==> design.v <==
module ws2812b(
    input logic clk, 
    input logic rst,
    input logic serial_in, 
    input logic transmit, 
    output logic ws2812b_out, 
    output logic shift
);
    localparam IDLE = 1'b0;
    localparam TRANSMITTING = 1'b1;
    localparam T0_CYCLE_COUNT = 4'd5;
    localparam T1_CYCLE_COUNT = 4'd10;
    localparam MAX_CYCLE_COUNT = 4'd15;
    logic state;
    logic [3:0] cycle_count;
    logic bit_being_sent;
    always_ff @(posedge clk) begin
        if (rst) begin
            state <= IDLE;
            cycle_count <= 4'd0;
            bit_being_sent <= 1'b0;
        end
        else begin
        unique case (state)
            IDLE:
                if (transmit == 1'b1) begin
                    state <= TRANSMITTING;
                    cycle_count <= 4'd0;
                    bit_being_sent <= serial_in;
                end
            TRANSMITTING:
                if (transmit == 1'b0) begin
                    state <= IDLE;
                end
                else if (cycle_count == MAX_CYCLE_COUNT - 1) begin
                    cycle_count <= 4'd0;
                    bit_being_sent <= serial_in;
                end
                else begin
                    cycle_count <= cycle_count + 1;
                end
        endcase
        end
    end
    always_comb begin
        if (state == TRANSMITTING)
            if (bit_being_sent == 1'b0)
                ws2812b_out = (cycle_count < T0_CYCLE_COUNT);
            else
                ws2812b_out = (cycle_count < T1_CYCLE_COUNT);
        else
            ws2812b_out = 1'b0;
    end
    assign shift = (state == TRANSMITTING) && (cycle_count == 4'd0);
endmodule
module controller (
    input logic clk, 
    input logic rst,
    output logic load_sreg, 
    output logic transmit_pixel, 
    output logic [5:0] pixel, 
    output logic [4:0] frame
);
    localparam TRANSMIT_FRAME       = 1'b0;
    localparam IDLE                 = 1'b1;
    localparam [2:0] READ_CH_VALS   = 3'b001;
    localparam [2:0] LOAD_SREG      = 3'b010;
    localparam [2:0] TRANSMIT_PIXEL = 3'b100;
    localparam [8:0] TRANSMIT_CYCLES    = 9'd360;        
    localparam [19:0] IDLE_CYCLES       = 20'd2000;      
    logic state;
    logic next_state;
    logic [2:0] transmit_phase;
    logic [2:0] next_transmit_phase;
    logic [5:0] pixel_counter;
    logic [4:0] frame_counter;
    logic [8:0] transmit_counter;
    logic [19:0] idle_counter;
    logic transmit_pixel_done;
    logic idle_done;
    assign transmit_pixel_done = (transmit_counter == TRANSMIT_CYCLES - 1);
    assign idle_done = (idle_counter == IDLE_CYCLES - 1);
    always_ff @(posedge clk) begin
        if (rst) begin
            state <= TRANSMIT_FRAME;
            transmit_phase <= READ_CH_VALS;
        end
        else begin
            state <= next_state;
            transmit_phase <= next_transmit_phase;
        end
    end
    always_comb begin
        next_state = 1'bx;
        unique case (state)
            TRANSMIT_FRAME:
                if ((pixel_counter == 6'd63) && (transmit_pixel_done))
                    next_state = IDLE;
                else
                    next_state = TRANSMIT_FRAME;
            IDLE:
                if (idle_done)
                    next_state = TRANSMIT_FRAME;
                else
                    next_state = IDLE;
        endcase
    end
    always_comb begin
        next_transmit_phase = READ_CH_VALS;
        if (state == TRANSMIT_FRAME) begin
            case (transmit_phase)
                READ_CH_VALS:
                    next_transmit_phase = LOAD_SREG;
                LOAD_SREG:
                    next_transmit_phase = TRANSMIT_PIXEL;
                TRANSMIT_PIXEL:
                    next_transmit_phase = transmit_pixel_done ? READ_CH_VALS : TRANSMIT_PIXEL;
            endcase
        end
    end
    always_ff @(posedge clk) begin
        if (rst) begin
            pixel_counter <= 6'd0;
        end
        else if ((state == TRANSMIT_FRAME) && transmit_pixel_done) begin
            pixel_counter <= pixel_counter + 1;
        end
    end
    always_ff @(posedge clk) begin
        if (rst) begin
            frame_counter <= 5'd0;
        end
        else if (idle_done) begin
            frame_counter <= frame_counter + 1;
        end
    end
    always_ff @(posedge clk) begin
        if (rst) begin
            transmit_counter <= 9'd0;
        end
        else if (transmit_phase == TRANSMIT_PIXEL) begin
            transmit_counter <= transmit_counter + 1;
        end
        else begin
            transmit_counter <= 9'd0;
        end
    end
    always_ff @(posedge clk) begin
        if (rst) begin
            idle_counter <= 20'd0;
        end
        else if (state == IDLE) begin
            idle_counter <= idle_counter + 1;
        end
        else begin
            idle_counter <= 20'd0;
        end
    end
    assign pixel = pixel_counter;
    assign frame = frame_counter;
    assign load_sreg = (transmit_phase == LOAD_SREG);
    assign transmit_pixel = (transmit_phase == TRANSMIT_PIXEL);
endmodule
module game_of_life #(
    parameter [63:0] INIT_GRID = 64'hFFFF_FFFF_FFFF_FFFF
)(
    input  logic clk,
    input  logic rst,
    input  logic tick,          
    input  logic load,          
    input  logic load_bit,
    output logic [63:0] grid_out
);
    logic [63:0] grid;
    logic [63:0] next_grid;
    logic [63:0] north, south, east, west;
    logic [63:0] ne, nw, se, sw;
    logic [3:0] neighbors [63:0];
    integer i;
    always_comb begin
        for (i = 0; i < 64; i = i + 1) begin
            north[i] = grid[(((i / 8) + 1) % 8) * 8 + (i % 8)];
            south[i] = grid[(((i / 8) + 7) % 8) * 8 + (i % 8)];
            east[i]  = grid[(i / 8) * 8 + ((i % 8) + 1) % 8];
            west[i]  = grid[(i / 8) * 8 + ((i % 8) + 7) % 8];
            ne[i]    = grid[(((i / 8) + 1) % 8) * 8 + ((i % 8) + 1) % 8];
            nw[i]    = grid[(((i / 8) + 1) % 8) * 8 + ((i % 8) + 7) % 8];
            se[i]    = grid[(((i / 8) + 7) % 8) * 8 + ((i % 8) + 1) % 8];
            sw[i]    = grid[(((i / 8) + 7) % 8) * 8 + ((i % 8) + 7) % 8];
        end
        for (i = 0; i < 64; i = i + 1) begin
            neighbors[i] = north[i] + south[i] + east[i] + west[i] +
                           ne[i] + nw[i] + se[i] + sw[i];
        end
        for (i = 0; i < 64; i = i + 1) begin
            if (grid[i])
                next_grid[i] = (neighbors[i] == 2 || neighbors[i] == 3);
            else
                next_grid[i] = (neighbors[i] == 3);
        end
    end
    always_ff @(posedge clk) begin
        if (rst)
            grid <= INIT_GRID;
        else if (load)
            grid <= {load_bit, grid[63:1]};
        else if (tick)
            grid <= next_grid;
    end
    assign grid_out = grid;
endmodule
module top (
    input  logic clk,
    input  logic rst,
    input  logic load,
    input  logic [2:0] load_rgb,
    output logic _48b
);
    logic [5:0] pixel;
    logic load_sreg, transmit_pixel, shift;
    logic ws_out;
    logic [7:0] red_data, green_data, blue_data;
    logic [23:0] shift_reg;
    logic [23:0] div_counter;
    logic tick;
    always_ff @(posedge clk) begin
        if (rst) begin
            div_counter <= 0;
            tick <= 1'b0;
        end else if (div_counter == 24'd29_999) begin  
            div_counter <= 0;
            tick <= 1'b1;
        end else begin
            div_counter <= div_counter + 1;
            tick <= 1'b0;
        end
    end
    logic [63:0] red_grid, green_grid, blue_grid;
    localparam [63:0] RED_INIT   = 64'b11100000_00000000_00000000_00000000_00000000_00000000_00000000_00000000;  
    localparam [63:0] GREEN_INIT = 64'b00000000_00011100_00000000_00000000_00000000_00000000_00000000_00000000;  
    localparam [63:0] BLUE_INIT  = 64'b00000000_00000000_00000111_00000000_00000000_00000000_00000000_00000000;  
    game_of_life #(.INIT_GRID(RED_INIT))   u_red_gol   (.clk(clk), .rst(rst), .tick(tick), .load(load), .load_bit(load_rgb[2]), .grid_out(red_grid));
    game_of_life #(.INIT_GRID(GREEN_INIT)) u_green_gol (.clk(clk), .rst(rst), .tick(tick), .load(load), .load_bit(load_rgb[1]), .grid_out(green_grid));
    game_of_life #(.INIT_GRID(BLUE_INIT))  u_blue_gol  (.clk(clk), .rst(rst), .tick(tick), .load(load), .load_bit(load_rgb[0]), .grid_out(blue_grid));
    always_comb begin
        red_data   = {8{red_grid[pixel]}};
        green_data = {8{green_grid[pixel]}};
        blue_data  = {8{blue_grid[pixel]}};
    end
    controller u_ctrl (
        .clk(clk),
        .rst(rst),
        .load_sreg(load_sreg),
        .transmit_pixel(transmit_pixel),
        .pixel(pixel),
        .frame()
    );
    ws2812b u_ws (
        .clk(clk),
        .rst(rst),
        .serial_in(shift_reg[23]),
        .transmit(transmit_pixel),
        .ws2812b_out(ws_out),
        .shift(shift)
    );
    always_ff @(posedge clk) begin
        if (load_sreg)
            shift_reg <= {green_data, red_data, blue_data};  
        else if (shift)
            shift_reg <= {shift_reg[22:0], 1'b0};
    end
    assign _48b = ws_out;
endmodule
==> run.sh <==
#!/bin/bash
# the make line also repeats each setting of config.mk as NAME=value (left out here)
make -C /OpenROAD-flow-scripts/flow DESIGN_CONFIG=/design/flow/config.mk WORK_HOME=/design/flow/orfs CLKGATE_MAP_FILE= finish
==> config.mk <==
export PLATFORM = sky130hd
export DESIGN_NAME = top
export DESIGN_NICKNAME = top
export VERILOG_FILES = /design/flow/design.v
export SDC_FILE = /design/flow/constraint.sdc
export NUM_CORES = 4
export LEC_CHECK = 0
export ABC_AREA = 0
export CAP_MARGIN = 10
export CORE_MARGIN = 2
export CORE_UTILIZATION = 72
export CTS_CLUSTER_DIAMETER = 88
export CTS_CLUSTER_SIZE = 50
export GPL_ROUTABILITY_DRIVEN = 0
export PLACE_DENSITY = 0.64
export SETUP_SLACK_MARGIN = -0.05
export SLEW_MARGIN = 20
==> constraint.sdc <==
create_clock -name core_clock -period 3.14 [get_ports {clk}]
set_input_delay 0.6280 -clock core_clock [delete_from_list [all_inputs] [get_ports {clk}]]
set_output_delay 0.6280 -clock core_clock [all_outputs]
set_load 0.01 [all_outputs]
==> results of run 1 <==
## per-layer routing
| layer | routed length (um) | track usage | vias up | part of all wire |
|---|---|---|---|---|
| met4 | 6565 | 0.1634 | 0 | 0.050 |
| li1 | - | - | 17180 | - |
| met5 | 0 | 0 | - | 0 |
| met3 | 11960 | 0.06228 | 460 | 0.092 |
| met1 | 49680 | 0.5140 | 18834 | 0.38 |
| met2 | 62330 | 0.6478 | 1806 | 0.48 |
## repair_timing
| action | in CTS | in global routing |
|---|---|---|
| pin swaps | 0 | 185 |
| cloned | 0 | 0 |
| setup endpoints to repair | 97 | 190 |
| gates resized | 117 | 654 |
| buffers inserted | 8 | 85 |
| endpoints found under the hold margin | 0 | 0 |
## through the flow
| step | hold slack, ns | instances |
|---|---|---|
| floorplan | 0.4057 | 5122 |
| global placement | 0.4269 | 6314 |
| detailed placement | 0.4255 | 6314 |
| CTS | 0.4029 | 6380 |
| global route | 0.4424 | 6463 |
| finish | 0.4328 | 6463 |
## layout make-up
| cell class | instances | area [sq um] |
|---|---|---|
| clock inverters | 27 | 525.5 |
| well taps | 846 | 1059 |
| inverters | 1357 | 5187 |
| fillers | 3578 | 8927 |
| clock buffers | 31 | 775.7 |
| flip-flops and latches | 286 | 6520 |
| multi-input cells | 3336 | 35340 |
| repair buffers | 580 | 4742 |
==> impl_metrics.env, run 1 <==
# implementation run metrics
export IMPL_outcome="complete, but fails checks"
export IMPL_violations="negative setup slack"
export IMPL_crit_cells=12
export IMPL_p_comb_mw=0.973
export IMPL_first_pass_iters=6
export IMPL_grt_ovfl_total=0
export IMPL_clk_path_buf_depth=3
export IMPL_top_area_frac=0.3341
export IMPL_ys_seq_frac=0.1296
export IMPL_final_setup_tns_ns=-0.6738
export IMPL_num_rows=92
export IMPL_grt_max_degree=99
export IMPL_maxPowerGroup="clock"
export IMPL_grt_pass1_wl_mm=202.4
export IMPL_netlist_area_sq_um=46020
export IMPL_die_height_um=256.8
export IMPL_warnings=30
export IMPL_async_reset_ff_frac=0
export IMPL_xor_share=0.008944
export IMPL_synth_cells=5122
export IMPL_ys_types=60
export IMPL_holdPathStages=2
export IMPL_skew_ns=0.03507
export IMPL_dp_hpwl_mm=98.54
export IMPL_first_global_vias=39014
export IMPL_syn_nets=6476
export IMPL_cp_slowest_cell="fa_1"
export IMPL_clkTransAtPathRegs_ns=0.11
export IMPL_p_int_mw=6.150
export IMPL_p_sw_mw=3.226
export IMPL_final_setup_worst_slack_ns=-0.08624
export IMPL_combPwrFrac=0.104
export IMPL_critPathLaunchType="flip-flop"
export IMPL_ys_warn_count=9
export IMPL_powerClk_mw=4.70
export IMPL_cts_tree="built"
export IMPL_adder_share=0.4917
export IMPL_fmax_mhz=310.0
export IMPL_h_tree_depth=1
export IMPL_avgRoutedWirePerCell_um=20.20
export IMPL_clock_power_share=0.502
export IMPL_flop_cell="dfxtp_1"
export IMPL_synth_compound_area_share=0.1132
export IMPL_hp_start="rst"
export IMPL_path_class="flip-flop to flip-flop"
export IMPL_path_buffers=4
export IMPL_worstRegToRegCells=12
export IMPL_setup_viol=25
export IMPL_slew_headroom=0.4268
export IMPL_swShare=0.3441
export IMPL_timing_rr_end="u_red_gol.grid[63]"
export IMPL_whs_endpoint="u_red_gol.grid[11]"
export IMPL_track_usage=0.3909
export IMPL_top_cells_by_count="inv_1 (1356), fa_1 (768), nor2_1 (586)"
export IMPL_drc_errors=0
export IMPL_seqPwrFrac=0.394
export IMPL_critPathArrivalTime_ns=3.81
export IMPL_rsz0062_at_grt="true"
export IMPL_finalHoldViolCount=0
export IMPL_core_sq_um=63080
export IMPL_synth_edff_count=24
export IMPL_hold_buffers=0
export IMPL_ant_nets=0
export IMPL_synth_most_common_cell="inv_1"
export IMPL_via_count=38280
export IMPL_total_power_mw=9.377
export IMPL_crit_path_end="u_red_gol.grid[63]"
export IMPL_cp_startpoint="u_red_gol.grid[48]"
export IMPL_path_cells="clkinvlp_4 -> buf_12 -> fa_1 -> fa_1 -> inv_1 -> fa_2 -> inv_1 -> fa_2 -> a2111oi_4 -> a21oi_1 -> o21ai_0 -> a221o_1"
export IMPL_r2r_start="u_red_gol.grid[48]"
export IMPL_port_buffer_count=6
export IMPL_viasPerCell=5.923
export IMPL_antenna_found_initial=0
export IMPL_synth_flops=286
export IMPL_fin_area_sq_um=54150
export IMPL_drt_iter0_drc=3277
export IMPL_synth_area_leader_cell="fa_1"
export IMPL_fin_util=0.8585
export IMPL_dieArea_sq_um=65960
export IMPL_pre_cts_ws_ns=-0.1825
export IMPL_crit_path_max_fanout=6
export IMPL_cap_violations=0
export IMPL_synth_chip_area_sq_um=46020
export IMPL_routed_wl_mm=130.5
export IMPL_n_antenna_cell=0
export IMPL_period_used=1.027
export IMPL_postSynthAreaPerCell_sq_um=8.985
export IMPL_synth_stat_cells=5122
export IMPL_cts_buffers=31
export IMPL_min_path_type="primary input to flip-flop"
export IMPL_max_stage_delay_ns=0.52
export IMPL_simple_gate_share=0.09184
export IMPL_end_kind="flip-flop"
export IMPL_worstMarginPinSlew_ns=0.8597
export IMPL_insertion_delay_ns=0.66
export IMPL_ir_worst_vdd_mv=0.4462
export IMPL_critPathTopFamily="adder cells"
export IMPL_die_w_um=256.8
export IMPL_area_leaders="fa_1 (33%), ha_1 (16%), dfxtp_1 (11%)"
export IMPL_mux_share=0.04092
export IMPL_pin_count=7
export IMPL_powerDensity_nw_per_um2=173.2
export IMPL_drv_slew=0
export IMPL_layout_min_cycle_time_ns=3.226
export IMPL_root_buffer="clkbuf_16"
export IMPL_cp_data_required_time_ns=3.73
export IMPL_rrSetupSlack_ns=-0.09
export IMPL_final_nets=6946
export IMPL_cts_sinks=286
export IMPL_p_leak_nw=25.29
export IMPL_top_logic_kind="adder cells"
export IMPL_seq_power_mw=3.70
export IMPL_fp_util=0.7296
export IMPL_placed_area_sq_um=50450
export IMPL_syn2layout_area_growth_pct=17.67
==> inputs of run 2 (changes only) <==
ABC_AREA = 1   (was 0)
CAP_MARGIN = 30   (was 10)
CTS_CLUSTER_DIAMETER = not set   (was 88)
CTS_CLUSTER_SIZE = 14   (was 50)
GPL_ROUTABILITY_DRIVEN = not set   (was 0)
HOLD_SLACK_MARGIN = -0.08   (was not set)
PLACE_DENSITY = not set   (was 0.64)
PLACE_DENSITY_LB_ADDON = 0.23   (was not set)
SETUP_SLACK_MARGIN = -0.38   (was -0.05)
SLEW_MARGIN = 0   (was 20)
clock period = 5.8 ns   (was 3.14 ns; I/O delays follow)
==> run 2 against run 1 <==
Now clean on timing, DRC and antenna. Design area down 10%. Core utilization is 10 points lower. Sequential cell count is the same. Largest power group is now combinational logic. Sequential power fell by 36%. Combinational power rose to 4.8 times the previous value. Worst hold slack worse by 0.018 ns. Critical endpoint is now u_red_gol.grid[15].
==> impl_metrics.env, run 2 <==
# implementation run metrics
export IMPL_clock_power_share=0.271
export IMPL_synth_flops=286
export IMPL_ir_worst_vdd_mv=0.2106
export IMPL_ys_warn_count=9
export IMPL_n_antenna_cell=0
export IMPL_top_logic_kind="adder cells"
export IMPL_end_kind="flip-flop"
export IMPL_critPathTopFamily="adder cells"
export IMPL_cp_slowest_cell="dfxtp_1"
export IMPL_maxPowerGroup="combinational logic"
export IMPL_critPathArrivalTime_ns=4.19
export IMPL_synth_most_common_cell="inv_1"
export IMPL_cp_startpoint="u_red_gol.grid[7]"
export IMPL_root_buffer="clkbuf_16"
export IMPL_finalHoldViolCount=0
export IMPL_layout_min_cycle_time_ns=3.705
export IMPL_xor_share=0.003196
export IMPL_seq_power_mw=2.37
export IMPL_timing_rr_end="u_red_gol.grid[15]"
export IMPL_viasPerCell=5.929
export IMPL_syn2layout_area_growth_pct=4.157
export IMPL_skew_ns=0.03584
export IMPL_clk_path_buf_depth=3
export IMPL_synth_compound_area_share=0.1221
export IMPL_min_path_type="flip-flop to flip-flop"
export IMPL_core_sq_um=64230
export IMPL_synth_edff_count=24
export IMPL_first_pass_iters=7
export IMPL_die_w_um=258.4
export IMPL_path_buffers=3
export IMPL_period_used=0.6387
export IMPL_hold_buffers=0
export IMPL_first_global_vias=39625
export IMPL_grt_pass1_wl_mm=198.6
export IMPL_p_comb_mw=4.69
export IMPL_final_setup_tns_ns=0
export IMPL_powerClk_mw=2.62
export IMPL_port_buffer_count=6
export IMPL_clkTransAtPathRegs_ns=0.07
export IMPL_cts_sinks=286
export IMPL_critical_path_most_common_cell="fa_1"
export IMPL_drt_iter0_drc=3432
export IMPL_antenna_found_initial=0
export IMPL_h_tree_depth=2
export IMPL_cap_violations=0
export IMPL_crit_path_max_fanout=9
export IMPL_seqPwrFrac=0.245
export IMPL_fillerInstances=4721
export IMPL_routed_wl_mm=121.3
export IMPL_critPathLaunchType="flip-flop"
export IMPL_crit_path_end="u_red_gol.grid[15]"
export IMPL_adder_share=0.4858
export IMPL_flop_cell="dfxtp_1"
export IMPL_worstRegToRegCells=13
export IMPL_synth_cells=5674
export IMPL_top_area_frac=0.3300
export IMPL_p_leak_nw=24.58
export IMPL_worstMarginPinSlew_ns=0.9859
export IMPL_drv_slew=0
export IMPL_insertion_delay_ns=0.61
export IMPL_netlist_area_sq_um=46590
export IMPL_fmax_mhz=269.9
export IMPL_ys_seq_frac=0.1281
export IMPL_syn_nets=7028
export IMPL_powerDensity_nw_per_um2=199.4
export IMPL_track_usage=0.3741
export IMPL_place_congestion=0.9147
export IMPL_combPwrFrac=0.484
export IMPL_num_rows=93
export IMPL_rsz0062_at_grt="false"
export IMPL_slew_headroom=0.3427
export IMPL_dieArea_sq_um=66760
export IMPL_crit_cells=13
export IMPL_p_sw_mw=4.132
export IMPL_rrSetupSlack_ns=2.10
export IMPL_via_count=38402
export IMPL_avgRoutedWirePerCell_um=18.73
export IMPL_async_reset_ff_frac=0
export IMPL_warnings=30
export IMPL_synth_chip_area_sq_um=46590
export IMPL_postSynthAreaPerCell_sq_um=8.211
export IMPL_path_class="flip-flop to flip-flop"
export IMPL_area_leaders="fa_1 (33%), ha_1 (16%), inv_1 (12%)"
export IMPL_pin_count=7
export IMPL_synth_stat_cells=5674
export IMPL_top_cells_by_count="inv_1 (1538), nand2_1 (984), fa_1 (768)"
export IMPL_holdPathStages=2
export IMPL_drc_errors=0
export IMPL_p_int_mw=5.543
export IMPL_simple_gate_share=0.1215
export IMPL_outcome="timing/DRC/antenna clean"
export IMPL_path_cells="ha_1 -> inv_1 -> fa_1 -> fa_1 -> inv_1 -> fa_1 -> inv_1 -> fa_1 -> a21oi_1 -> o21ai_0 -> nand2_1 -> a21oi_1 -> a211oi_1"
export IMPL_total_power_mw=9.675
export IMPL_ant_nets=0
export IMPL_cts_buffers=40
export IMPL_setup_viol=0
export IMPL_cp_data_required_time_ns=6.28
export IMPL_max_stage_delay_ns=0.77
export IMPL_final_nets=6944
export IMPL_dp_hpwl_mm=89.12
export IMPL_grt_ovfl_total=0
export IMPL_ys_types=45
export IMPL_swShare=0.4270
export IMPL_fp_util=0.7253
export IMPL_r2r_start="u_red_gol.grid[7]"
export IMPL_cts_tree="built"
export IMPL_post_cts_setup_buffers=0
export IMPL_grt_max_degree=155
export IMPL_whs_endpoint="u_ctrl.transmit_phase[2]"
export IMPL_die_height_um=258.4
export IMPL_mux_share=0
export IMPL_hp_start="u_ctrl.transmit_phase[0]"
export IMPL_synth_area_leader_cell="fa_1"
export IMPL_post_cts_resized=0
## run 2: layout make-up
class | instances | area [sq um] | area share
clock buffers | 54 | 1094 | 0.02254
repair buffers | 24 | 202.7 | 0.004177
inverters | 1543 | 5807 | 0.1197
clock inverters | 20 | 244.0 | 0.005028
flip-flops and latches | 286 | 5974 | 0.1231
multi-input cells | 3695 | 34130 | 0.7034
well taps | 855 | 1070 | 0.02205
## run 2: metal layers
layer,global-route usage,share of wire
met1,0.4723,0.38
met2,0.6259,0.48
met3,0.06573,0.089
met4,0.1819,0.051
met5,0,0
## run 2: per-stage QoR
stage / util / hold slack, ns / cell area, sq um / cells / setup WS [ns]
6_report: 0.7555 / 0.4147 / 48530 / 6477 / 2.095
5_1_grt: 0.7555 / 0.4373 / 48530 / 6477 / 1.864
4_1_cts: 0.7555 / 0.4160 / 48530 / 6477 / 2.112
3_5_place_dp: 0.7347 / 0.4111 / 47190 / 6403 / 2.169
3_3_place_gp: 0.7347 / 0.4086 / 47190 / 6403 / 2.245
2_1_floorplan: - / 0.3935 / 46590 / 5674 / 2.193
==> inputs of run 3 (changes only) <==
ABC_AREA = not set   (was 1)
CAP_MARGIN = 20   (was 30)
CORE_UTILIZATION = 10   (was 72)
CTS_CLUSTER_SIZE = not set   (was 14)
HOLD_SLACK_MARGIN = not set   (was -0.08)
PLACE_DENSITY_LB_ADDON = not set   (was 0.23)
SETUP_SLACK_MARGIN = not set   (was -0.38)
SLEW_MARGIN = 20   (was 0)
clock period = 12.0 ns   (was 5.8 ns; I/O delays follow)
==> run 3 against run 2 <==
Worst hold slack improved by 0.017 ns. Core utilization is 64 points lower. Highest routed layer unchanged. Still clean on timing, DRC and antenna. Wire length decreased by 1.7%. Die area grew to 7.0 times the previous value. Cell count is 73% higher. Largest power group is now clock. Total power is 74% lower. Global-route usage fell by 32 points. Design area is 13% higher. Clock power decreased by about 50%. Setup slack better by 5.5 ns. Area after synthesis down 1.2%. Via count down 11%. Critical endpoint is now _48b.
==> impl_metrics.env, run 3 <==
# implementation run metrics
export IMPL_timing_rr_end="u_red_gol.grid[46]"
export IMPL_hp_start="u_ctrl.transmit_phase[0]"
export IMPL_adder_share=0.4917
export IMPL_path_buffers=1
export IMPL_place_congestion=0.7999
export IMPL_comb_area_sq_um=34370
export IMPL_drv_slew=0
export IMPL_crit_path_end="_48b"
export IMPL_crit_path_max_fanout=6
export IMPL_fp_util=0.1002
export IMPL_whs_endpoint="u_ctrl.transmit_phase[2]"
export IMPL_clkTransAtPathRegs_ns=0.06
export IMPL_viasPerCell=3.049
export IMPL_regArea_sq_um=5976
export IMPL_warnings=30
export IMPL_post_cts_resized=0
export IMPL_cap_violations=0
export IMPL_hold_buffers=0
export IMPL_holdPathStages=1
export IMPL_slew_headroom=0.3048
export IMPL_max_stage_delay_ns=0.52
export IMPL_flop_cell="dfxtp_1"
export IMPL_final_nets=6410
export IMPL_seq_power_mw=0.996
export IMPL_final_setup_tns_ns=0
export IMPL_p_leak_nw=22.51
export IMPL_die_w_um=682.4
export IMPL_avgRoutedWirePerCell_um=10.61
export IMPL_core_sq_um=459200
export IMPL_critPathLaunchType="flip-flop"
export IMPL_fmax_mhz=228.2
export IMPL_postSynthAreaPerCell_sq_um=8.985
export IMPL_dp_hpwl_mm=89.30
export IMPL_skew_ns=0.03588
export IMPL_end_kind="output pin"
export IMPL_path_cells="nor2_1 -> a21oi_1 -> o22ai_1 -> and2_1 -> clkdlybuf4s50_1"
export IMPL_final_setup_worst_slack_ns=7.618
export IMPL_setup_viol=0
export IMPL_synth_edff_count=24
export IMPL_synth_stat_cells=5122
export IMPL_rsz0062_at_grt="false"
export IMPL_outcome="timing/DRC/antenna clean"
export IMPL_insertion_delay_ns=0.62
export IMPL_grt_max_degree=173
export IMPL_async_reset_ff_frac=0
export IMPL_worstRegToRegCells=12
export IMPL_first_global_vias=35146
export IMPL_via_count=34256
export IMPL_xor_share=0.008944
export IMPL_combPwrFrac=0.083
export IMPL_root_buffer="clkbuf_16"
export IMPL_cp_startpoint="u_ws.cycle_count[0]"
export IMPL_synth_cells=5122
export IMPL_ant_nets=0
export IMPL_synth_flops=286
export IMPL_min_path_type="flip-flop to flip-flop"
export IMPL_p_comb_mw=0.208
export IMPL_rrSetupSlack_ns=8.36
export IMPL_maxPowerGroup="clock"
export IMPL_clk_path_buf_depth=3
export IMPL_track_usage=0.05165
export IMPL_grt_pass1_wl_mm=194.1
export IMPL_p_int_mw=1.784
export IMPL_finalHoldViolCount=0
export IMPL_mux_share=0.04092
export IMPL_top_cells_by_count="inv_1 (1356), fa_1 (768), nor2_1 (586)"
export IMPL_path_class="flip-flop to output pin"
export IMPL_cp_data_required_time_ns=9.60
export IMPL_cts_buffers=41
export IMPL_stdcell_count=11237
export IMPL_clock_power_share=0.521
export IMPL_top_logic_kind="adder cells"
export IMPL_pre_cts_ws_ns=7.383
export IMPL_post_cts_setup_buffers=0
export IMPL_synth_chip_area_sq_um=46020
export IMPL_dieArea_sq_um=465700
export IMPL_crit_cells=5
export IMPL_num_rows=249
export IMPL_first_pass_iters=6
export IMPL_netlist_area_sq_um=46020
export IMPL_seqPwrFrac=0.397
export IMPL_synth_area_leader_cell="fa_1"
export IMPL_critPathArrivalTime_ns=1.98
export IMPL_drc_errors=0
export IMPL_powerClk_mw=1.31
export IMPL_critPathTopFamily="buffers and inverters"
export IMPL_p_sw_mw=0.7281
export IMPL_period_used=0.3652
export IMPL_port_buffer_count=6
export IMPL_pin_count=7
export IMPL_syn_nets=6476
export IMPL_r2r_start="u_red_gol.grid[37]"
export IMPL_drt_iter0_drc=1866
export IMPL_top_area_frac=0.3341
export IMPL_cts_sinks=286
export IMPL_ys_warn_count=9
export IMPL_simple_gate_share=0.09184
export IMPL_area_leaders="fa_1 (33%), ha_1 (16%), dfxtp_1 (11%)"
export IMPL_layout_min_cycle_time_ns=4.382
export IMPL_ir_worst_vdd_mv=0.09027
export IMPL_routed_wl_mm=119.2
export IMPL_ys_types=60
export IMPL_synth_most_common_cell="inv_1"
export IMPL_fillerInstances=52619
export IMPL_antenna_found_initial=2
export IMPL_syn2layout_area_growth_pct=19.07
export IMPL_cp_slowest_cell="clkdlybuf4s50_1"
export IMPL_cts_tree="built"
export IMPL_ys_seq_frac=0.1296
export IMPL_worstMarginPinSlew_ns=1.043
export IMPL_die_height_um=682.4
export IMPL_h_tree_depth=2
export IMPL_powerDensity_nw_per_um2=45.84
export IMPL_placed_cells_incl_taps=11162
export IMPL_grt_ovfl_total=0
export IMPL_swShare=0.2898
export IMPL_synth_compound_area_share=0.1132
[run 3: stage by stage]
stage	total power, mW	hold slack, ns	cell area [sq um]	util
floorplan	1.166	0.4057	46020	-
global placement	1.218	0.4207	53420	0.1163
detailed placement	1.228	0.4164	53420	0.1163
CTS	2.555	0.4339	54790	0.1193
global route	2.615	0.4479	54800	0.1193
finish	2.512	0.4317	54800	0.1193
[run 3: cell type report]
cell class | count | area share
multi-input cells | 3336 | 0.6273
well taps | 6149 | 0.1404
flip-flops and latches | 286 | 0.1090
inverters | 1357 | 0.09295
clock buffers | 57 | 0.02151
repair buffers | 34 | 0.005343
clock inverters | 17 | 0.003470
diodes | 1 | 0.00004566
[run 3: layer usage]
layer	vias up	track usage	wire length [um]
li1	16084	-	-
met1	17300	0.06519	51960
met2	702	0.09141	58560
met3	170	0.006197	5395
met4	0	0.01538	3290
met5	-	0	0
==> inputs of run 4 (changes only) <==
CORE_UTILIZATION = 66   (was 10)
SETUP_SLACK_MARGIN = 1.95   (was not set)
clock period = 7.45 ns   (was 12.0 ns; I/O delays follow)
==> run 4 against run 3 <==
Cell count down 47%. Clock power up 66%. Combinational power up 62%. Synthesized cell count unchanged. Register-to-register slack worse by 4.6 ns. Clock-buffer cell count up 2. Largest cell class unchanged.
==> impl_metrics.env, run 4 <==
# implementation run metrics
export IMPL_flop_cell="dfxtp_1"
export IMPL_max_stage_delay_ns=0.76
export IMPL_p_int_mw=2.964
export IMPL_adder_share=0.4917
export IMPL_clkTransAtPathRegs_ns=0.06
export IMPL_outcome="timing/DRC/antenna clean"
export IMPL_synth_edff_count=24
export IMPL_ys_seq_frac=0.1296
export IMPL_swShare=0.2794
export IMPL_final_nets=6399
export IMPL_num_rows=96
export IMPL_fp_util=0.6687
export IMPL_drc_errors=0
export IMPL_final_setup_worst_slack_ns=3.784
export IMPL_cp_data_required_time_ns=7.99
export IMPL_skew_ns=0.01539
export IMPL_clock_power_share=0.528
export IMPL_crit_cells=12
export IMPL_path_cells="inv_1 -> fa_1 -> fa_1 -> inv_1 -> fa_1 -> inv_1 -> fa_1 -> a211oi_1 -> mux2i_1 -> o21ai_0 -> a22oi_1 -> nor2_1"
export IMPL_viasPerCell=5.768
export IMPL_maxPowerGroup="clock"
export IMPL_cap_violations=0
export IMPL_avgRoutedWirePerCell_um=19.30
export IMPL_dr_max_layer_used="met4"
export IMPL_r2r_start="u_red_gol.grid[53]"
export IMPL_grt_ovfl_total=0
export IMPL_seqPwrFrac=0.390
export IMPL_combPwrFrac=0.082
export IMPL_first_global_vias=35243
export IMPL_die_w_um=268.1
export IMPL_warnings=34
export IMPL_crit_path_end="u_red_gol.grid[54]"
export IMPL_crit_path_max_fanout=8
export IMPL_port_buffer_count=6
export IMPL_track_usage=0.3390
export IMPL_pin_count=7
export IMPL_cp_startpoint="u_red_gol.grid[53]"
export IMPL_worstRegToRegCells=12
export IMPL_slew_headroom=0.2584
export IMPL_clk_path_buf_depth=3
export IMPL_p_leak_nw=22.51
export IMPL_critical_path_most_common_cell="fa_1"
export IMPL_n_antenna_cell=0
export IMPL_top_logic_kind="adder cells"
export IMPL_hp_start="u_ctrl.transmit_phase[0]"
export IMPL_powerDensity_nw_per_um2=85.20
export IMPL_hold_buffers=0
export IMPL_simple_gate_share=0.09184
export IMPL_routed_wl_met3_mm=7.266
export IMPL_syn2layout_area_growth_pct=4.888
export IMPL_cts_sinks=286
export IMPL_synth_compound_area_share=0.1132
export IMPL_fmax_mhz=272.8
export IMPL_worstMarginPinSlew_ns=1.112
export IMPL_wl_met1_mm=48.95
export IMPL_synth_flops=286
export IMPL_die_height_um=268.1
export IMPL_routed_wl_mm=116.0
export IMPL_core_sq_um=68830
export IMPL_min_path_type="flip-flop to flip-flop"
export IMPL_ir_worst_vdd_mv=0.1485
export IMPL_stdcell_count=6008
export IMPL_synth_cells=5122
export IMPL_drv_slew=0
export IMPL_ys_types=60
export IMPL_via_count=34655
export IMPL_antenna_found_initial=1
export IMPL_layout_min_cycle_time_ns=3.666
export IMPL_grt_pass1_wl_mm=188.6
export IMPL_dr_wl_met2_mm=55.75
export IMPL_synth_stat_cells=5122
export IMPL_place_congestion=0.8825
export IMPL_insertion_delay_ns=0.60
export IMPL_period_used=0.4921
export IMPL_top_cells_by_count="inv_1 (1356), fa_1 (768), nor2_1 (586)"
export IMPL_top_area_frac=0.3341
export IMPL_drt_iter0_drc=2385
export IMPL_critPathArrivalTime_ns=4.20
export IMPL_rrSetupSlack_ns=3.78
export IMPL_mux_share=0.04092
export IMPL_syn_nets=6476
export IMPL_dp_hpwl_mm=86.64
export IMPL_seq_power_mw=1.60
export IMPL_synth_area_leader_cell="fa_1"
export IMPL_critPathLaunchType="flip-flop"
export IMPL_ys_warn_count=9
export IMPL_grt_max_degree=168
export IMPL_final_setup_tns_ns=0
export IMPL_finalHoldViolCount=0
export IMPL_p_comb_mw=0.336
export IMPL_path_buffers=3
export IMPL_synth_most_common_cell="inv_1"
export IMPL_area_leaders="fa_1 (33%), ha_1 (16%), dfxtp_1 (11%)"
export IMPL_cts_tree="built"
export IMPL_h_tree_depth=2
export IMPL_pre_cts_ws_ns=3.796
export IMPL_rsz0062_at_grt="false"
export IMPL_post_cts_setup_buffers=0
export IMPL_placed_cells_incl_taps=5933
export IMPL_cp_slowest_cell="dfxtp_1"
export IMPL_path_class="flip-flop to flip-flop"
export IMPL_p_sw_mw=1.149
export IMPL_synth_chip_area_sq_um=46020
export IMPL_critPathTopFamily="adder cells"
export IMPL_post_cts_resized=0
export IMPL_whs_endpoint="u_ctrl.transmit_phase[2]"
export IMPL_async_reset_ff_frac=0
export IMPL_powerClk_mw=2.17
export IMPL_dieArea_sq_um=71860
export IMPL_holdPathStages=1
export IMPL_root_buffer="clkbuf_16"
export IMPL_timing_rr_end="u_red_gol.grid[54]"
export IMPL_setup_viol=0
export IMPL_xor_share=0.008944
export IMPL_end_kind="flip-flop"
export IMPL_cts_buffers=41
export IMPL_first_pass_iters=7
export IMPL_ant_nets=0
export IMPL_postSynthAreaPerCell_sq_um=8.985
export IMPL_netlist_area_sq_um=46020
==> run 4: through the flow <==
step                hold slack [ns]  utilization  power, mW  cell area [sq um]
floorplan                    0.4057            -      1.878              46020
global placement             0.4134       0.6803      1.958              46820
detailed placement           0.4166       0.6803      1.973              46820
CTS                          0.4326       0.7014      4.150              48270
global route                 0.4509       0.7014      4.253              48270
finish                       0.4318       0.7014      4.113              48270
==> run 4: area by class of cell <==
class / instances / area, sq um
clock buffers: 59 / 1204
flip-flops and latches: 286 / 5976
repair buffers: 23 / 222.7
inverters: 1357 / 5094
fillers: 5659 / 20550
multi-input cells: 3336 / 34360
well taps: 931 / 1165
clock inverters: 16 / 249.0
==> run 4: metal layers <==
metal | up-vias | global-route usage
met2 | 1013 | 0.5813
met1 | 17316 | 0.4495
li1 | 16069 | -
met5 | - | 0
met3 | 257 | 0.04087
met4 | 0 | 0.1093
==> inputs of run 5 (changes only) <==
CORE_UTILIZATION = 59   (was 66)
SETUP_SLACK_MARGIN = not set   (was 1.95)
clock period = 7.91 ns   (was 7.45 ns; I/O delays follow)
==> run 5 against run 4 <==
Worst hold slack got worse by 0.00060 ns. Register-to-register slack improved by 0.45 ns. Core utilization fell by 7.5 points. Wire length grew 1.5%. Critical path depth is 1 higher. Largest cell class unchanged. Clock power fell by 6%. Still clean on timing, DRC and antenna. Fmax is 0.28% lower. Sequential cell count unchanged. Design area up 0.37%. Die area grew 12%. Clock skew grew 0.0061 ns. Clock-buffer cell count increased by 1.
==> impl_metrics.env, run 5 <==
# implementation run metrics
export IMPL_warnings=34
export IMPL_critPathTopFamily="adder cells"
export IMPL_die_height_um=283.3
export IMPL_fmax_mhz=272.0
export IMPL_p_leak_nw=22.53
export IMPL_finalHoldViolCount=0
export IMPL_path_buffers=3
export IMPL_p_sw_mw=1.071
export IMPL_routed_wl_mm=117.7
export IMPL_via_count=34057
export IMPL_path_cells="ha_1 -> inv_1 -> fa_1 -> fa_1 -> inv_1 -> fa_1 -> inv_1 -> fa_1 -> nor2b_1 -> a31oi_1 -> o21ai_0 -> a22oi_1 -> nor2_1"
export IMPL_flop_cell="dfxtp_1"
export IMPL_crit_cells=13
export IMPL_ant_nets=0
export IMPL_post_cts_setup_buffers=0
export IMPL_combPwrFrac=0.081
export IMPL_regArea_sq_um=5976
export IMPL_critical_path_most_common_cell="fa_1"
export IMPL_die_w_um=283.3
export IMPL_critPathLaunchType="flip-flop"
export IMPL_final_setup_tns_ns=0
export IMPL_cp_startpoint="u_blue_gol.grid[23]"
export IMPL_cts_tree="built"
export IMPL_synth_chip_area_sq_um=46020
export IMPL_p_int_mw=2.810
export IMPL_worstRegToRegCells=13
export IMPL_grt_ovfl_total=0
export IMPL_port_buffer_count=6
export IMPL_slew_headroom=0.2959
export IMPL_outcome="timing/DRC/antenna clean"
export IMPL_rsz0062_at_grt="false"
export IMPL_hp_start="u_ctrl.transmit_phase[0]"
export IMPL_fin_util=0.6264
export IMPL_dp_hpwl_mm=88.06
export IMPL_worstMarginPinSlew_ns=1.056
export IMPL_max_stage_delay_ns=0.84
export IMPL_synth_compound_area_share=0.1132
export IMPL_holdWs_ns=0.4312
export IMPL_top_cells_by_count="inv_1 (1356), fa_1 (768), nor2_1 (586)"
export IMPL_whs_endpoint="u_ctrl.transmit_phase[2]"
export IMPL_grt_max_degree=199
export IMPL_syn2layout_area_growth_pct=5.272
export IMPL_num_rows=102
export IMPL_track_usage=0.3052
export IMPL_end_kind="flip-flop"
export IMPL_fp_util=0.5951
export IMPL_synth_cells=5122
export IMPL_period_used=0.4647
export IMPL_p_comb_mw=0.314
export IMPL_first_pass_iters=5
export IMPL_root_buffer="clkbuf_16"
export IMPL_setup_viol=0
export IMPL_n_antenna_cell=0
export IMPL_ys_types=60
export IMPL_top_area_frac=0.3341
export IMPL_drv_slew=0
export IMPL_drc_errors=0
export IMPL_drt_iter0_drc=1910
export IMPL_path_class="flip-flop to flip-flop"
export IMPL_antenna_found_initial=0
export IMPL_skew_ns=0.02150
export IMPL_synth_most_common_cell="inv_1"
export IMPL_clock_power_share=0.529
export IMPL_netlist_area_sq_um=46020
export IMPL_hold_buffers=0
export IMPL_synth_stat_cells=5122
export IMPL_cts_buffers=43
export IMPL_crit_path_end="u_blue_gol.grid[15]"
export IMPL_clk_path_buf_depth=3
export IMPL_pin_count=7
export IMPL_area_leaders="fa_1 (33%), ha_1 (16%), dfxtp_1 (11%)"
export IMPL_r2r_start="u_blue_gol.grid[23]"
export IMPL_clkTransAtPathRegs_ns=0.06
export IMPL_xor_share=0.008944
export IMPL_core_sq_um=77340
export IMPL_h_tree_depth=2
export IMPL_syn_nets=6476
export IMPL_seqPwrFrac=0.390
export IMPL_async_reset_ff_frac=0
export IMPL_grt_pass1_wl_mm=192.2
export IMPL_synth_edff_count=24
export IMPL_postSynthAreaPerCell_sq_um=8.985
export IMPL_adder_share=0.4917
export IMPL_seq_power_mw=1.51
export IMPL_final_nets=6404
export IMPL_crit_path_max_fanout=10
export IMPL_comb_area_sq_um=34370
export IMPL_first_global_vias=34931
export IMPL_cts_sinks=286
export IMPL_layout_min_cycle_time_ns=3.676
export IMPL_avgRoutedWirePerCell_um=19.23
export IMPL_post_cts_resized=0
export IMPL_dieArea_sq_um=80260
export IMPL_ys_warn_count=9
export IMPL_insertion_delay_ns=0.60
export IMPL_rrSetupSlack_ns=4.23
export IMPL_maxPowerGroup="clock"
export IMPL_top_logic_kind="adder cells"
export IMPL_powerDensity_nw_per_um2=80.11
export IMPL_synth_flops=286
export IMPL_holdPathStages=1
export IMPL_cap_violations=0
export IMPL_timing_rr_end="u_blue_gol.grid[15]"
export IMPL_synth_area_leader_cell="fa_1"
export IMPL_ys_seq_frac=0.1296
export IMPL_place_congestion=0.8791
export IMPL_cp_data_required_time_ns=8.37
export IMPL_ir_worst_vdd_mv=0.1399
export IMPL_min_path_type="flip-flop to flip-flop"
export IMPL_critPathArrivalTime_ns=4.14
export IMPL_viasPerCell=5.563
export IMPL_cp_slowest_cell="dfxtp_1"
export IMPL_simple_gate_share=0.09184
export IMPL_fillerInstances=6832
export IMPL_powerClk_mw=2.05
export IMPL_mux_share=0.04092
export IMPL_swShare=0.2759
==> run 5: layer usage <==
| metal | share of wire | vias up | GRT usage |
|---|---|---|---|
| met4 | 0.025 | 0 | 0.07540 |
| li1 | - | 16081 | - |
| met1 | 0.44 | 17096 | 0.4157 |
| met3 | 0.049 | 167 | 0.03229 |
| met2 | 0.48 | 713 | 0.5239 |
| met5 | 0 | - | 0 |
==> run 5: per-stage QoR <==
step           setup WS, ns  instances  cell area (sq um)  total power [mW]
2_1_floorplan         4.702       5122              46020             1.769
3_3_place_gp          4.106       6045              46980             1.848
3_5_place_dp          4.071       6045              46980             1.859
4_1_cts               4.253       6122              48440             3.935
5_1_grt               3.964       6122              48450             4.041
6_report              4.234       6122              48450             3.881
==> run 5: cell type report <==
| cell class | instances | area share |
|---|---|---|
| repair buffers | 26 | 0.005062 |
| clock inverters | 17 | 0.004855 |
| inverters | 1357 | 0.1051 |
| flip-flops and latches | 286 | 0.1233 |
| clock buffers | 60 | 0.02539 |
| multi-input cells | 3336 | 0.7094 |
| well taps | 1040 | 0.02686 |
==> inputs of run 6 (changes only) <==
CORE_UTILIZATION = 72   (was 59)
SETUP_SLACK_MARGIN = 0.64   (was not set)
clock period = 2.27 ns   (was 7.91 ns; I/O delays follow)
==> run 6 against run 5 <==
Area after synthesis unchanged. First-iteration DRC count up 120%. Clock-buffer cell count down 5. Cell count up 7.5%. Core utilization up 27 points. Setup slack worse by 5.6 ns. Via count up 20%. The layout now fails its checks (negative setup slack). Register-to-register slack worse by 5.6 ns. Design area up 17%. Non-clock buffer count up 654. Critical endpoint is now u_red_gol.grid[56].
==> impl_metrics.env, run 6 <==
# implementation run metrics
export IMPL_outcome="complete, but fails checks"
export IMPL_violations="negative setup slack"
export IMPL_period_used=1.586
export IMPL_slew_headroom=0.5744
export IMPL_final_setup_worst_slack_ns=-1.329
export IMPL_whs_endpoint="u_blue_gol.grid[1]"
export IMPL_powerClk_mw=6.56
export IMPL_critPathLaunchType="flip-flop"
export IMPL_cp_startpoint="u_red_gol.grid[48]"
export IMPL_fmax_mhz=277.8
export IMPL_insertion_delay_ns=0.61
export IMPL_top_cells_by_count="inv_1 (1356), fa_1 (768), nor2_1 (586)"
export IMPL_met2_usage=0.6995
export IMPL_drc_errors=0
export IMPL_timing_rr_end="u_red_gol.grid[56]"
export IMPL_synth_cells=5122
export IMPL_area_leaders="fa_1 (33%), ha_1 (16%), dfxtp_1 (11%)"
export IMPL_fillerInstances=2870
export IMPL_place_congestion=0.9445
export IMPL_path_class="flip-flop to flip-flop"
export IMPL_use_met3=0.08501
export IMPL_use_met1=0.5123
export IMPL_dp_hpwl_mm=101.5
export IMPL_ant_nets=0
export IMPL_synth_area_leader_cell="fa_1"
export IMPL_path_buffers=3
export IMPL_rrSetupSlack_ns=-1.33
export IMPL_placed_cells_incl_taps=6400
export IMPL_synth_flops=286
export IMPL_dieArea_sq_um=65960
export IMPL_grt_pass1_wl_mm=217.8
export IMPL_min_path_type="primary input to flip-flop"
export IMPL_powerDensity_nw_per_um2=232.2
export IMPL_p_comb_mw=1.53
export IMPL_netlist_area_sq_um=46020
export IMPL_fin_area_sq_um=56660
export IMPL_final_nets=7055
export IMPL_drt_iter0_drc=4203
export IMPL_pin_count=7
export IMPL_holdPathStages=2
export IMPL_critPathArrivalTime_ns=4.08
export IMPL_maxPowerGroup="clock"
export IMPL_skew_ns=0.02252
export IMPL_warnings=31
export IMPL_die_w_um=256.8
export IMPL_routed_wl_mm=148.4
export IMPL_crit_path_end="u_red_gol.grid[56]"
export IMPL_first_pass_iters=8
export IMPL_crit_path_max_fanout=5
export IMPL_ys_seq_frac=0.1296
export IMPL_crit_cells=13
export IMPL_postSynthAreaPerCell_sq_um=8.985
export IMPL_syn2layout_area_growth_pct=23.11
export IMPL_xor_share=0.008944
export IMPL_p_sw_mw=4.006
export IMPL_viasPerCell=6.200
export IMPL_synth_stat_cells=5122
export IMPL_max_stage_delay_ns=0.53
export IMPL_num_rows=92
export IMPL_port_buffer_count=6
export IMPL_mux_share=0.04092
export IMPL_die_height_um=256.8
export IMPL_cts_tree="built"
export IMPL_p_leak_nw=25.83
export IMPL_setup_viol=217
export IMPL_syn_nets=6476
export IMPL_final_setup_tns_ns=-159.31
export IMPL_track_usage=0.4223
export IMPL_finalHoldViolCount=0
export IMPL_fp_util=0.7296
export IMPL_seq_power_mw=5.07
export IMPL_r2r_start="u_red_gol.grid[48]"
export IMPL_top_logic_kind="adder cells"
export IMPL_path_cells="ha_1 -> inv_1 -> fa_1 -> fa_1 -> inv_1 -> fa_2 -> inv_2 -> fa_2 -> a211oi_2 -> mux2i_1 -> o21ai_2 -> a22oi_2 -> nor2_1"
export IMPL_cts_buffers=40
export IMPL_stdcell_count=6580
export IMPL_seqPwrFrac=0.386
export IMPL_antenna_found_initial=4
export IMPL_hp_start="rst"
export IMPL_flop_cell="dfxtp_1"
export IMPL_clkTransAtPathRegs_ns=0.07
export IMPL_combPwrFrac=0.116
export IMPL_cap_violations=0
export IMPL_rsz0062_at_grt="true"
export IMPL_cts_sinks=286
export IMPL_via_count=40796
export IMPL_adder_share=0.4917
export IMPL_avgRoutedWirePerCell_um=22.55
export IMPL_grt_ovfl_total=0
export IMPL_synth_chip_area_sq_um=46020
export IMPL_ir_worst_vdd_mv=0.4695
export IMPL_synth_compound_area_share=0.1132
export IMPL_clk_path_buf_depth=3
export IMPL_simple_gate_share=0.09184
export IMPL_ys_types=60
export IMPL_async_reset_ff_frac=0
export IMPL_core_sq_um=63080
export IMPL_synth_edff_count=24
export IMPL_swShare=0.3045
export IMPL_critPathTopFamily="adder cells"
export IMPL_worstMarginPinSlew_ns=0.6384
export IMPL_p_int_mw=9.149
export IMPL_holdWs_ns=0.3396
export IMPL_grt_busiest_layer="met2"
export IMPL_end_kind="flip-flop"
export IMPL_ys_warn_count=9
export IMPL_worstRegToRegCells=13
export IMPL_top_area_frac=0.3341
export IMPL_layout_min_cycle_time_ns=3.599
export IMPL_synth_most_common_cell="inv_1"
export IMPL_placed_area_sq_um=52700
export IMPL_clock_power_share=0.498
export IMPL_cp_data_required_time_ns=2.75
export IMPL_h_tree_depth=2
export IMPL_drv_slew=0
export IMPL_total_power_mw=13.15
export IMPL_cp_slowest_cell="fa_1"
export IMPL_grt_max_degree=78
export IMPL_first_global_vias=42197
export IMPL_root_buffer="clkbuf_16"
## run 6: final cells by class
cell class                 count  area [sq um]  share of cell area
multi-input combinational   3336         36830              0.6500
sequential                   286          6598              0.1164
clock buffer                  55          1137             0.02007
tap                          846          1059             0.01868
timing repair buffer         680          5679              0.1002
clock inverter                19         167.7            0.002959
antenna                        1         2.502          0.00004417
inverter                    1357          5187             0.09156
## run 6: repair_timing
action,in CTS,in global routing
hold buffers,0,0
pin swaps,98,148
endpoints found under the hold margin,0,0
gates resized,303,277
setup endpoints to repair,277,283
setup buffers,72,33
## run 6: stage by stage
step / setup slack [ns] / util
2_1_floorplan: -0.6379 / -
3_3_place_gp: -0.8102 / 0.8355
3_5_place_dp: -0.9114 / 0.8355
4_1_cts: -0.8504 / 0.8804
5_1_grt: -1.279 / 0.8981
6_report: -1.329 / 0.8982
## run 6: per-layer routing
metal,part of all wire,wire [um],vias up
li1,-,-,17445
met1,0.34,51150,19810
met2,0.46,68600,2538
met3,0.11,15960,997
met4,0.085,12620,6
met5,0.00045,67,-
==> inputs of run 7 (changes only) <==
ABC_AREA = 1   (was not set)
CORE_MARGIN = 4   (was 2)
CORE_UTILIZATION = 71   (was 72)
CTS_CLUSTER_DIAMETER = 361   (was not set)
CTS_CLUSTER_SIZE = 13   (was not set)
GPL_ROUTABILITY_DRIVEN = 0   (was not set)
PLACE_DENSITY_LB_ADDON = 0.11   (was not set)
SETUP_SLACK_MARGIN = not set   (was 0.64)
clock period = 3.07 ns   (was 2.27 ns; I/O delays follow)
==> run 7 against run 6 <==
Still fails the layout checks on negative setup slack. Critical path type unchanged. Cell count increased by 6.4%. Area after synthesis increased by 1.2%. Clock skew increased by 0.0078 ns. Design area decreased by 1.9%. Worst hold slack improved by 0.089 ns. Clock-buffer cell count decreased by 23. Die area increased by 5.8%.
==> impl_metrics.env, run 7 <==
# implementation run metrics
export IMPL_outcome="complete, but fails checks"
export IMPL_violations="negative setup slack"
export IMPL_first_pass_iters=9
export IMPL_ys_types=45
export IMPL_antenna_found_initial=0
export IMPL_fillerInstances=3396
export IMPL_combPwrFrac=0.609
export IMPL_r2r_start="u_red_gol.grid[48]"
export IMPL_cap_violations=0
export IMPL_crit_path_max_fanout=5
export IMPL_adder_share=0.4858
export IMPL_first_global_vias=43141
export IMPL_path_buffers=4
export IMPL_port_buffer_count=6
export IMPL_synth_cells=5674
export IMPL_setup_viol=106
export IMPL_fp_util=0.7201
export IMPL_stdcell_count=7004
export IMPL_drc_errors=0
export IMPL_async_reset_ff_frac=0
export IMPL_end_kind="flip-flop"
export IMPL_synth_compound_area_share=0.1221
export IMPL_synth_stat_cells=5674
export IMPL_regArea_sq_um=6525
export IMPL_drv_slew=0
export IMPL_dp_hpwl_mm=97.12
export IMPL_comb_area_sq_um=36600
export IMPL_finalHoldViolCount=0
export IMPL_drt_iter0_drc=4327
export IMPL_top_logic_kind="adder cells"
export IMPL_placed_cells_incl_taps=6840
export IMPL_dieArea_sq_um=69780
export IMPL_crit_cells=13
export IMPL_simple_gate_share=0.1215
export IMPL_placed_area_sq_um=50760
export IMPL_netlist_area_sq_um=46590
export IMPL_via_count=42629
export IMPL_track_usage=0.3775
export IMPL_fin_util=0.8593
export IMPL_holdPathStages=2
export IMPL_ir_worst_vdd_mv=0.4453
export IMPL_h_tree_depth=1
export IMPL_synth_edff_count=24
export IMPL_clkTransAtPathRegs_ns=0.08
export IMPL_top_cells_by_count="inv_1 (1538), nand2_1 (984), fa_1 (768)"
export IMPL_num_rows=93
export IMPL_whs_endpoint="u_ctrl.transmit_phase[2]"
export IMPL_fmax_mhz=296.5
export IMPL_grt_pass1_wl_mm=214.4
export IMPL_postSynthAreaPerCell_sq_um=8.211
export IMPL_cts_buffers=25
export IMPL_path_cells="clkinvlp_4 -> buf_12 -> fa_1 -> fa_1 -> inv_1 -> fa_2 -> inv_2 -> fa_1 -> a21oi_2 -> o21ai_0 -> nand2_1 -> a21oi_1 -> a211oi_1"
export IMPL_syn_nets=7028
export IMPL_clk_path_buf_depth=3
export IMPL_worstMarginPinSlew_ns=1.025
export IMPL_crit_path_end="u_red_gol.grid[55]"
export IMPL_seqPwrFrac=0.224
export IMPL_rsz0062_at_grt="true"
export IMPL_period_used=1.099
export IMPL_worstRegToRegCells=13
export IMPL_rrSetupSlack_ns=-0.30
export IMPL_ys_warn_count=9
export IMPL_final_setup_worst_slack_ns=-0.3029
export IMPL_critPathArrivalTime_ns=3.88
export IMPL_area_leaders="fa_1 (33%), ha_1 (16%), inv_1 (12%)"
export IMPL_final_nets=7497
export IMPL_ant_nets=0
export IMPL_max_stage_delay_ns=0.49
export IMPL_core_sq_um=64700
export IMPL_cts_sinks=286
export IMPL_hold_buffers=0
export IMPL_synth_most_common_cell="inv_1"
export IMPL_insertion_delay_ns=0.61
export IMPL_viasPerCell=6.086
export IMPL_critical_path_most_common_cell="fa_1"
export IMPL_p_leak_nw=26.98
export IMPL_timing_rr_end="u_red_gol.grid[55]"
export IMPL_p_comb_mw=11.6
export IMPL_n_antenna_cell=0
export IMPL_skew_ns=0.03029
export IMPL_synth_area_leader_cell="fa_1"
export IMPL_die_height_um=264.2
export IMPL_warnings=35
export IMPL_p_sw_mw=8.561
export IMPL_xor_share=0.003196
export IMPL_cp_startpoint="u_red_gol.grid[48]"
export IMPL_mux_share=0
export IMPL_critPathTopFamily="adder cells"
export IMPL_min_path_type="flip-flop to flip-flop"
export IMPL_critPathLaunchType="flip-flop"
export IMPL_flop_cell="dfxtp_1"
export IMPL_slew_headroom=0.3166
export IMPL_routed_wl_mm=142.7
export IMPL_clock_power_share=0.167
export IMPL_avgRoutedWirePerCell_um=20.37
export IMPL_top_area_frac=0.3300
export IMPL_cp_data_required_time_ns=3.57
export IMPL_fin_area_sq_um=55590
export IMPL_synth_chip_area_sq_um=46590
export IMPL_swShare=0.4482
export IMPL_powerDensity_nw_per_um2=343.6
export IMPL_powerClk_mw=3.20
export IMPL_pin_count=7
export IMPL_die_w_um=264.2
export IMPL_path_class="flip-flop to flip-flop"
export IMPL_layout_min_cycle_time_ns=3.373
export IMPL_cts_tree="built"
export IMPL_cp_slowest_cell="fa_1"
export IMPL_maxPowerGroup="combinational logic"
export IMPL_hp_start="u_ctrl.transmit_phase[0]"
export IMPL_synth_flops=286
export IMPL_ys_seq_frac=0.1281
export IMPL_p_int_mw=10.54
export IMPL_total_power_mw=19.10
export IMPL_grt_ovfl_total=0
export IMPL_root_buffer="clkbuf_16"
export IMPL_seq_power_mw=4.27
export IMPL_grt_max_degree=131
export IMPL_syn2layout_area_growth_pct=19.33
## run 7: cell type report
type / count / area share
repair buffers: 592 / 0.08714
inverters: 1543 / 0.1061
multi-input cells: 3695 / 0.6582
clock inverters: 1 / 0.0001575
well taps: 855 / 0.01924
flip-flops and latches: 286 / 0.1174
clock buffers: 32 / 0.01173
## run 7: stage by stage
| step | setup WS (ns) | TNS, ns | hold slack (ns) |
|---|---|---|---|
| 2_1_floorplan | -0.1676 | -0.6709 | 0.3935 |
| 3_3_place_gp | -0.1400 | -4.683 | 0.4159 |
| 3_5_place_dp | -0.2403 | -16.10 | 0.4169 |
| 4_1_cts | -0.2051 | -6.233 | 0.4273 |
| 5_1_grt | -0.5050 | -26.14 | 0.4426 |
| 6_report | -0.3029 | -10.34 | 0.4287 |
## run 7: what timing repair did
item                       CTS  global route
setup buffers               70            61
gates resized              594           592
setup endpoints to repair  189           192
pin swaps                  182           427
## run 7: routing by layer
layer  routed length (um)  up-vias  GRT usage
met2                67540     2674     0.6365
met5                    0        -          0
met1                50640    20434     0.4686
li1                     -    18595          -
met4                 9973        0     0.1868
met3                14520      926    0.07162
==> inputs of run 8 (changes only) <==
CORE_MARGIN = 2   (was 4)
CORE_UTILIZATION = 72   (was 71)
CTS_CLUSTER_DIAMETER = not set   (was 361)
CTS_CLUSTER_SIZE = not set   (was 13)
GPL_ROUTABILITY_DRIVEN = not set   (was 0)
PLACE_DENSITY_LB_ADDON = 0.02   (was 0.11)
SETUP_SLACK_MARGIN = 1.07   (was not set)
clock period = 3.6 ns   (was 3.07 ns; I/O delays follow)
==> run 8 against run 7 <==
Now clean on timing, DRC and antenna. Largest power group unchanged. Non-clock buffer count decreased by 90. Setup slack improved by 0.51 ns. Register-to-register slack improved by 0.51 ns. Wire length increased by 3.5%. Synthesized cell count unchanged. Via count increased by 0.33%. Critical path depth unchanged.
==> impl_metrics.env, run 8 <==
# implementation run metrics
export IMPL_outcome="timing/DRC/antenna clean"
export IMPL_clock_power_share=0.247
export IMPL_max_stage_delay_ns=0.52
export IMPL_pin_count=7
export IMPL_finalHoldViolCount=0
export IMPL_use_met3=0.09223
export IMPL_grt_ovfl_total=0
export IMPL_rsz0062_at_grt="true"
export IMPL_cp_startpoint="u_green_gol.grid[25]"
export IMPL_via_count=42771
export IMPL_top_logic_kind="adder cells"
export IMPL_postSynthAreaPerCell_sq_um=8.211
export IMPL_grt_max_degree=180
export IMPL_critPathTopFamily="adder cells"
export IMPL_async_reset_ff_frac=0
export IMPL_cp_data_required_time_ns=4.15
export IMPL_crit_cells=13
export IMPL_rrSetupSlack_ns=0.21
export IMPL_antenna_found_initial=0
export IMPL_insertion_delay_ns=0.64
export IMPL_ys_warn_count=9
export IMPL_met2_usage=0.7000
export IMPL_port_buffer_count=6
export IMPL_die_height_um=258.4
export IMPL_holdPathStages=2
export IMPL_ys_seq_frac=0.1281
export IMPL_final_setup_worst_slack_ns=0.2091
export IMPL_swShare=0.4349
export IMPL_place_congestion=0.9024
export IMPL_first_pass_iters=7
export IMPL_simple_gate_share=0.1215
export IMPL_cap_violations=0
export IMPL_setup_viol=0
export IMPL_critPathLaunchType="flip-flop"
export IMPL_hold_buffers=0
export IMPL_powerDensity_nw_per_um2=321.6
export IMPL_worstMarginPinSlew_ns=1.158
export IMPL_drc_errors=0
export IMPL_dp_hpwl_mm=92.30
export IMPL_viasPerCell=6.150
export IMPL_period_used=0.9419
export IMPL_worstRegToRegCells=13
export IMPL_r2r_start="u_green_gol.grid[25]"
export IMPL_p_sw_mw=7.792
export IMPL_combPwrFrac=0.550
export IMPL_fin_util=0.8673
export IMPL_crit_path_max_fanout=4
export IMPL_slew_headroom=0.2280
export IMPL_path_cells="ha_1 -> inv_1 -> fa_1 -> fa_1 -> inv_1 -> fa_2 -> inv_2 -> fa_1 -> a21oi_2 -> o21ai_1 -> nand2_1 -> a21oi_1 -> a211oi_1"
export IMPL_drv_slew=0
export IMPL_path_buffers=3
export IMPL_total_power_mw=17.92
export IMPL_cts_tree="built"
export IMPL_min_path_type="flip-flop to flip-flop"
export IMPL_clk_path_buf_depth=3
export IMPL_first_global_vias=44265
export IMPL_final_nets=7422
export IMPL_xor_share=0.003196
export IMPL_seqPwrFrac=0.203
export IMPL_timing_rr_end="u_green_gol.grid[17]"
export IMPL_core_sq_um=64230
export IMPL_mux_share=0
export IMPL_drt_iter0_drc=4695
export IMPL_h_tree_depth=2
export IMPL_synth_compound_area_share=0.1221
export IMPL_track_usage=0.4287
export IMPL_hp_start="u_ctrl.transmit_phase[0]"
export IMPL_path_class="flip-flop to flip-flop"
export IMPL_adder_share=0.4858
export IMPL_synth_stat_cells=5674
export IMPL_clkTransAtPathRegs_ns=0.07
export IMPL_skew_ns=0.03405
export IMPL_use_met1=0.5263
export IMPL_synth_chip_area_sq_um=46590
export IMPL_whs_endpoint="u_ctrl.transmit_phase[2]"
export IMPL_routed_wl_mm=147.6
export IMPL_cts_buffers=40
export IMPL_layout_min_cycle_time_ns=3.391
export IMPL_cp_slowest_cell="fa_1"
export IMPL_fmax_mhz=294.9
export IMPL_seq_power_mw=3.63
export IMPL_p_comb_mw=9.86
export IMPL_synth_edff_count=24
export IMPL_final_setup_tns_ns=0
export IMPL_critPathArrivalTime_ns=3.94
export IMPL_top_cells_by_count="inv_1 (1538), nand2_1 (984), fa_1 (768)"
export IMPL_synth_area_leader_cell="fa_1"
export IMPL_ir_worst_vdd_mv=0.3389
export IMPL_ant_nets=0
export IMPL_synth_most_common_cell="inv_1"
export IMPL_synth_flops=286
export IMPL_grt_busiest_layer="met2"
export IMPL_syn2layout_area_growth_pct=19.57
export IMPL_top_area_frac=0.3300
export IMPL_flop_cell="dfxtp_1"
export IMPL_area_leaders="fa_1 (33%), ha_1 (16%), inv_1 (12%)"
export IMPL_netlist_area_sq_um=46590
export IMPL_avgRoutedWirePerCell_um=21.23
export IMPL_syn_nets=7028
export IMPL_die_w_um=258.4
export IMPL_end_kind="flip-flop"
export IMPL_warnings=36
export IMPL_pre_cts_ws_ns=0.1740
export IMPL_fp_util=0.7253
export IMPL_grt_pass1_wl_mm=225.7
export IMPL_synth_cells=5674
export IMPL_ys_types=45
export IMPL_num_rows=93
export IMPL_dieArea_sq_um=66760
export IMPL_root_buffer="clkbuf_16"
export IMPL_p_int_mw=10.12
export IMPL_maxPowerGroup="combinational logic"
export IMPL_powerClk_mw=4.43
export IMPL_cts_sinks=286
export IMPL_p_leak_nw=26.91
export IMPL_critical_path_most_common_cell="fa_1"
export IMPL_crit_path_end="u_green_gol.grid[17]"
run 8: area by class of cell:
class                      instances  area [sq um]
antenna                            1         2.502
clock buffer                      53          1111
clock inverter                    20         271.5
fill                            3364          8526
inverter                        1543          6060
multi-input combinational       3695         36430
sequential                       286          6630
tap                              855          1070
timing repair buffer             502          4129
run 8: layer usage:
layer  vias to the layer above  part of all wire
met2                      2840              0.46
li1                      18475                 -
met5                         -                 0
met3                       919              0.11
met1                     20537              0.35
met4                         0             0.073
run 8: repair_timing:
action                                  4_1_cts  5_1_grt
setup buffers                               340       36
gates cloned                                  0        1
endpoints found under the setup margin      212      209
pin swaps                                   365      232
gates resized                               762      239
run 8: metrics by stage:
step	hold WS, ns	area (sq um)	cells
5_1_grt	0.4272	55700	6954
3_3_place_gp	0.4044	48780	6504
2_1_floorplan	0.3935	47330	5674
4_1_cts	0.4159	54680	6917
3_5_place_dp	0.4060	48780	6504
6_report	0.4130	55710	6955
No activity file was given, so power comes from the tool's default toggle rates.
